== v8 ==
## uart_edge_detection
module uart_edge_detection (
    input logic clk,           
    input logic rst_n,         
    input logic uart_rx,       
    output logic uart_tx,      
    output logic led_rx,       
    output logic led_tx,       
    output logic data_ready    
);
    parameter CLOCK_FREQ = 50000000;    
    parameter BAUD_RATE  = 115200;
    parameter BAUD_DIV   = CLOCK_FREQ / BAUD_RATE;
    parameter THRESHOLD  = 4;           
    logic [7:0] rx_data;
    logic rx_done;
    logic [7:0] processed_data;
    logic tx_start;
    logic tx_busy;
    logic [7:0] image_data [0:63];     
    logic [7:0] conv_result [0:35];    
    logic [5:0] rx_counter;            
    logic [5:0] tx_counter;            
    typedef enum logic [1:0] {IDLE, RECEIVE, PROCESS, SEND} state_t;
    state_t state, next_state;
    uart_rx #(
        .BAUD_DIV(BAUD_DIV)
    ) uart_receiver (
        .clk(clk),
        .rst_n(rst_n),
        .rx(uart_rx),
        .data_out(rx_data),
        .data_valid(rx_done)
    );
    uart_tx #(
        .BAUD_DIV(BAUD_DIV)
    ) uart_transmitter (
        .clk(clk),
        .rst_n(rst_n),
        .tx_start(tx_start),
        .data_in(processed_data),
        .tx_busy(tx_busy),
        .tx(uart_tx)
    );
    always_ff @(posedge clk or negedge rst_n) begin
        if (!rst_n)
  ...
Size: about 1300 cells after synthesis, about 180 flip-flops, about 7 I/O pins.
Settings: LEC_CHECK=0, ABC_AREA=1, CAP_MARGIN=20, CORE_ASPECT_RATIO=0.5, CORE_MARGIN=7, CORE_UTILIZATION=59, CTS_CLUSTER_DIAMETER=282, CTS_CLUSTER_SIZE=99, SETUP_SLACK_MARGIN=5.0, SLEW_MARGIN=20, TNS_END_PERCENT=20; clock period 20.0 ns.
run.sh (not shown) runs the stock make flow with config.mk's settings and CLKGATE_MAP_FILE=.
Inputs modified between v8 and v38:
- CORE_UTILIZATION now 40, was 59
- TNS_END_PERCENT no longer set, was 20
- CTS_CLUSTER_DIAMETER no longer set, was 282
- CORE_ASPECT_RATIO no longer set, was 0.5
- ABC_AREA no longer set, was 1
- CTS_CLUSTER_SIZE no longer set, was 99
- SETUP_SLACK_MARGIN no longer set, was 5.0
- CORE_MARGIN now 2, was 7
- the clock period (ns, I/O delays scaled along) now 5.74, was 20.0
### Flow results
v38: clock latency of the later-clocked register in the worst-skew pair lower than v8. [compare] base=v8 new=v38: clock share of power went down; footprint of the flip-flops and latches neither gained nor lost much; met3 wirelength from detailed routing decreased about 45%; fraction of area in non-clock buffers held steady. v38 vs. v8: worst path arrival time went down by 2430 ps.
Input changes introduced in v50 (baseline for comparison: v38):
- swapping 40 for 72 in CORE_UTILIZATION
- putting ABC_AREA at 1 where nothing was set
- putting CTS_CLUSTER_SIZE at 71 where nothing was set
- putting PLACE_DENSITY_LB_ADDON at 0.2 where nothing was set
- putting SETUP_SLACK_MARGIN at 0.48 where nothing was set
- swapping 5.74 for 3.2 in the clock period (ns, I/O delays scaled along)
Results
Completing all stages was not enough for v50: its layout failed the final checks because of setup timing.
From v38 to v50 the numbers moved as follows: fraction of power consumed by sequential logic went down, register-to-register slack went down, maximum fanout along the worst path went down, non-clock buffer count in the final layout went up.
Between v50 and v38, clock insertion delay at the later pin of the skew report is lower for v38, v50 comes in above that.
Final period demand of the worst path delta for v50 relative to v38: 18 ps lower
Relative to v38, switching share of power has gone down in v50.
Area share of fa/ha/maj cells after synthesis was lower in the run labelled v50.
Relative to v38, met3 layer wire length in the routed design increased by about 450% in v50.
Delta(number of inserted diodes, v50 - v38) < 0
Input-level comparison between v33 and v50:
- swapping 71 for 14 in CTS_CLUSTER_SIZE
- putting HOLD_SLACK_MARGIN at 0.29 where nothing was set
- swapping 0.2 for 0.27 in PLACE_DENSITY_LB_ADDON
- clearing ABC_AREA, which used to be 1
## What came out
The higher total power came out of v33. v33 went all the way through the flow, and no timing, DRC or antenna check failed. For the wire length on met2, v33 came in about 9% lower than v50 did. Looking at path class of the lowest-slack min-delay path, the flip-flop to flip-flop result is from v33; the input pin to asynchronous set/reset pin one comes from v50. Internal reg-to-reg setup slack | v33 above v50. Comparing synthesis-to-layout area growth for v33 and v50, the bigger number came from v33. Compared with v50, non-clock buffer total of the final layout in v33 increased by a few percent. Critical path depth: v33 lower than v50. v33 reports its worst setup path startpoint as image_data[28]$_DFFE_PP_ while v50 reports image_data[12]$_DFFE_PP_.

========
uart_edge_detection again, from the RTL that the note above started with.
Settings: LEC_CHECK=0, CAP_MARGIN=20, CORE_MARGIN=10, CORE_UTILIZATION=40, CTS_CLUSTER_DIAMETER=197, GPL_TIMING_DRIVEN=0, MAX_ROUTING_LAYER=met4, SETUP_SLACK_MARGIN=0.99, SLEW_MARGIN=20; clock period 9.88 ns.
Rerun with:
Settings changed: ABC_AREA set to 1, CORE_MARGIN 10 to 7, CTS_CLUSTER_DIAMETER 197 to 383, CTS_CLUSTER_SIZE set to 99, GPL_TIMING_DRIVEN 0 to not set, MAX_ROUTING_LAYER met4 to not set, SETUP_SLACK_MARGIN 0.99 to 5.0, TNS_END_PERCENT set to 20.
Clock period 9.88 ns to 20.0 ns, I/O delays scaled along.
The changed run ran to the end with no violations.
Die area shrinks by a few percent.
Wire length fell slightly.
Worst setup slack improves by 8.3 ns.
Rerun with:
Settings changed: ABC_AREA 1 to not set, CORE_MARGIN 7 to 2, CORE_UTILIZATION 40 to 65, CTS_CLUSTER_DIAMETER 383 to not set, CTS_CLUSTER_SIZE 99 to not set, SETUP_SLACK_MARGIN 5.0 to not set, TNS_END_PERCENT 20 to not set.
Clock period 20.0 ns to 16.3 ns, I/O delays scaled along.
Result: Synthesized area came out lower by about 0.7%. Clock skew goes up by 0.0032 ns. Setup slack got worse by 2.9 ns. Count of clock-buffer cells in the layout does not change. Clock power rises by 23%. Final area fell by about 2%.
Rerun with:
Settings changed: CORE_UTILIZATION 65 to 70, CTS_CLUSTER_DIAMETER set to 28, CTS_CLUSTER_SIZE set to 15, HOLD_SLACK_MARGIN set to -0.1.
Clock period 16.3 ns to 15.5 ns, I/O delays scaled along.
Outcome: Design area barely changes; core utilization goes up by 4.3 points; clock skew is about the same; global-route usage went up by 1.7 points.
No activity file was given, so power comes from the tool's default toggle rates.
